## top
module top (
    input  logic clk,
    input  logic rst,
    input  logic load,
    input  logic [2:0] load_rgb,
    output logic _48b
);
    logic [5:0] pixel;
    logic load_sreg, transmit_pixel, shift;
    logic ws_out;
    logic [7:0] red_data, green_data, blue_data;
    logic [23:0] shift_reg;
    logic [23:0] div_counter;
    logic tick;
    always_ff @(posedge clk) begin
        if (rst) begin
            div_counter <= 0;
            tick <= 1'b0;
        end else if (div_counter == 24'd29_999) begin  
            div_counter <= 0;
            tick <= 1'b1;
        end else begin
            div_counter <= div_counter + 1;
            tick <= 1'b0;
        end
    end
    logic [63:0] red_grid, green_grid, blue_grid;
    localparam [63:0] RED_INIT   = 64'b11100000_00000000_00000000_00000000_00000000_00000000_00000000_00000000;  
    localparam [63:0] GREEN_INIT = 64'b00000000_00011100_00000000_00000000_00000000_00000000_00000000_00000000;  
    localparam [63:0] BLUE_INIT  = 64'b00000000_00000000_00000111_00000000_00000000_00000000_00000000_00000000;  
    game_of_life #(.INIT_GRID(RED_INIT))   u_red_gol   (.clk(clk), .rst(rst), .tick(tick), .load(load), .load_bit(load_rgb[2]), .grid_out(red_grid));
  ...
Size: roughly 5700 cells after synthesis, ~290 flip-flops, ~7 I/O pins.
make LEC_CHECK=0 ABC_AREA=1 CAP_MARGIN=20 CELL_PAD_IN_SITES_DETAIL_PLACEMENT=1 CORE_ASPECT_RATIO=1.84 CORE_MARGIN=2 CORE_UTILIZATION=54 CTS_CLUSTER_SIZE=19 GPL_ROUTABILITY_DRIVEN=1 MAX_ROUTING_LAYER=met4 PLACE_DENSITY_LB_ADDON=0.06 SETUP_SLACK_MARGIN=0.18 SLEW_MARGIN=20 TNS_END_PERCENT=30 finish   # period 2.86 ns
run.sh (not shown) runs the stock make flow with config.mk's settings and CLKGATE_MAP_FILE=.
The first run ended with an error in 5_1_grt on GRT-0232.
==> next run, changes <==
- ABC_AREA: 1 -> unset
- CAP_MARGIN: 20 -> 0
- CELL_PAD_IN_SITES_DETAIL_PLACEMENT: 1 -> unset
- CORE_ASPECT_RATIO: 1.84 -> unset
- CORE_UTILIZATION: 54 -> 70
- CTS_CLUSTER_DIAMETER: unset -> 346
- CTS_CLUSTER_SIZE: 19 -> unset
- GPL_ROUTABILITY_DRIVEN: 1 -> unset
- MAX_ROUTING_LAYER: met4 -> unset
- PLACE_DENSITY_LB_ADDON: 0.06 -> unset
- SETUP_SLACK_MARGIN: 0.18 -> unset
- TNS_END_PERCENT: 30 -> unset
- clock period: 2.86 -> 2.88 ns (I/O delays scaled with it)
=> This time the run completed and failed the layout checks on setup timing; area after synthesis decreases by about 1.2%; synthesized cell count decreases by 9.7%; die area decreases by about 24%.
==> next run, changes <==
- CAP_MARGIN: 0 -> 20
- CORE_UTILIZATION: 70 -> 45
- CTS_CLUSTER_DIAMETER: 346 -> unset
- clock period: 2.88 -> 4.08 ns (I/O delays scaled with it)
What happened:
- With this change the flow ran to the end with no violations
- flip-flop count is unchanged
- setup slack improves by 0.87 ns
- cell count shrinks by 0.46%
- design area fell by 12%
- non-clock buffer count fell by 542
- clock power drops by 22%
- critical path depth decreases by 1
==> next run, changes <==
- CORE_UTILIZATION: 45 -> 72
- SETUP_SLACK_MARGIN: unset -> 1.07
- clock period: 4.08 -> 4.19 ns (I/O delays scaled with it)
=>
- The changed run finished clean
- total power falls by 6.1%
- non-clock buffer count came out higher by 457
- die size goes down by 37%
- utilization grows by 39 points
- fmax grows by 4.6%
- clock skew drops by 0.015 ns
- clock-buffer cell count goes down by 2
- hold slack improves by 0.012 ns
- clock power goes down by about 10%
- final cell count drops by 1.1%
==> next run, changes <==
- CORE_UTILIZATION: 72 -> 45
- SETUP_SLACK_MARGIN: 1.07 -> unset
- clock period: 4.19 -> 5.17 ns (I/O delays scaled with it)
After rerunning: The new run completed with no timing, DRC or antenna violations; via count went down by about a fifth; hold slack degrades by 0.015 ns; utilization went down by 40 points; die area rises by well over a third; clock-buffer cell count came out higher by 6.
==> next run, changes <==
- CORE_UTILIZATION: 45 -> 72
- CTS_CLUSTER_SIZE: unset -> 10
- PLACE_DENSITY_LB_ADDON: unset -> 0.23
- SETUP_SLACK_MARGIN: unset -> 1.23
- clock period: 5.17 -> 4.19 ns (I/O delays scaled with it)
The changed run did not get past 5_1_grt (GRT-0232).
Synthesized area is unchanged.
Die area drops by 37%.
Synthesized cell count is unchanged.

---

## run 1
Starting RTL as in the previous note.
Settings: LEC_CHECK=0, CAP_MARGIN=20, CORE_MARGIN=2, CORE_UTILIZATION=47, SLEW_MARGIN=20; clock period 4.08 ns.
The final layout from run 1, which completed every stage, passed the timing, DRC and antenna checks at the end of the flow.
Edits applied to the flow inputs when going from run 1 to run 2:
- changing CORE_UTILIZATION from 47 to 45
- changing the clock period (ns, I/O delays scaled along) from 4.08 to 10.0
==> comparison <==
Between run 1 and run 2, clock skew after layout is lower for run 2, run 1 comes in above that. Between run 1 and run 2, the difference in via count of the first global-routing pass is negligible. Measured against each other, run 1 and run 2 differ in final area, the lower figure coming from run 2. Relative to run 1, the ratio of final minimum period to clock period of run 2 is lower by 45 points. For run 1, the origin of the worst setup path was u_red_gol.grid[44], unlike run 2, where it was u_ws.cycle_count[0]. Footprint of the multi-input gates: run 2 vs run 1, no meaningful difference. Non-clock buffer count: run 1 and run 2 compared, higher one is run 1. From run 1 to run 2 the numbers moved as follows: final cell count fell by 23; transition at the pin with the smallest max-transition slack rose by 0.019 ns. Run 2 ends up with higher power share of the clock group than run 1 does. The higher vertical die dimension came out of run 2. Area share of and-or/or-and cells after synthesis of run 2 is on par with run 1.
Inputs modified between run 2 and run 3:
- setting ABC_AREA to 1 for the first time
- setting CTS_CLUSTER_SIZE to 81 for the first time
- setting CELL_PAD_IN_SITES_GLOBAL_PLACEMENT to 1 for the first time
- setting CELL_PAD_IN_SITES_DETAIL_PLACEMENT to 2 for the first time
- setting GPL_ROUTABILITY_DRIVEN to 0 for the first time
- setting SETUP_SLACK_MARGIN to -0.25 for the first time
- setting HOLD_SLACK_MARGIN to 0.27 for the first time
--- outcome ---
From run 3 to run 2, sum of negative setup slack did not move at all. The final tally of hold violations on run 2 is in line with that on run 3. Summary of the comparison: cell depth of the worst min-delay path is higher in run 3, relative to run 2. In the metrics for run 3 and run 2, the one carrying the higher number of fill cells is run 3. Total wirelength of the detailed-routed design, run 3 vs run 2: up by more than a quarter. Sort run 3 and run 2 by global-route usage over all layers desc -> top: run 3.
### run 3 -> run 4
- TNS_END_PERCENT now 5, previously not set
- CTS_CLUSTER_SIZE now 10, was 81
- HOLD_SLACK_MARGIN no longer set, was 0.27
- CELL_PAD_IN_SITES_GLOBAL_PLACEMENT no longer set, was 1
- GPL_ROUTABILITY_DRIVEN no longer set, was 0
- CELL_PAD_IN_SITES_DETAIL_PLACEMENT no longer set, was 2
- PLACE_DENSITY now 0.37, previously not set
- CORE_UTILIZATION now 72, was 45
- the clock period (ns, I/O delays scaled along) now 2.41, was 10.0
### Flow results
- Run 4: complete, dirty (negative setup slack)
- Compare run 4 and run 3 | count of non-CTS buffers in the layout lower: run 3
- Fraction of power consumed by the clock network delta for run 4 relative to run 3: 3.0 points lower
- Going from run 3 to run 4, total combinational power moved up; total power moved up.
The following lists how run 5 was set up differently from run 4:
- CTS_CLUSTER_SIZE: 10 -> unset
- ABC_AREA: 1 -> unset
- CTS_CLUSTER_DIAMETER: unset -> 46
- SETUP_SLACK_MARGIN: -0.25 -> 0.84
- TNS_END_PERCENT: 5 -> unset
- CORE_UTILIZATION: 72 -> 70
- CAP_MARGIN: 20 -> 0
- the clock period (ns, I/O delays scaled along): 2.41 -> 2.88
Findings:
Not one of run 4 and run 5 finished clean.
Every stage of run 4 finished as expected; the final checks, on the other hand, flagged negative setup slack, which means the layout fails.
Run 5 ran in full, but the layout does not pass; the checks complain about negative setup slack.
From run 4 to run 5 the numbers moved as follows: tally of nets with antenna violations remaining after routing essentially unchanged; routed length on met1 increased about 1.9%; clock distribution power increased about 40%.
For run 6, these inputs were changed with respect to run 5:
- swapping 0 for 20 in CAP_MARGIN
- clearing PLACE_DENSITY, which used to be 0.37
- clearing CTS_CLUSTER_DIAMETER, which used to be 46
- swapping 0.84 for 0.6 in SETUP_SLACK_MARGIN
- swapping 70 for 72 in CORE_UTILIZATION
- swapping 2.88 for 3.59 in the clock period (ns, I/O delays scaled along)
==> results <==
- The total number of cells along the worst setup path in run 6 was higher than what run 5 gave.
- The hold slack of run 6 exceeds that of run 5 by 0.044 ns.
- Run 6 completed end to end with timing, DRC and antenna clean.
- The sequential share of layout area number comes out lower for run 5 vs run 6.
- Between run 5 and run 6, area of the placeable core is lower for run 6, run 5 comes in above that.
- Going from run 5 to run 6, count of buffers added by post-CTS timing repair for setup grew by more than 100%.
- Proportion of cell area occupied by multi-input gates ends up higher on run 6.
- Compare run 5 and run 6 | ratio of total power to cell area lower: run 6
- Reported for run 5 and run 6, synthesized area turned out identical to the last digit.
- Share of power burned in combinational logic was lower in the run labelled run 5.
- Run 6 — global-route track usage on met3 1.6 points lower, run 5 as reference
Power is estimated from default activity; no workload was simulated.
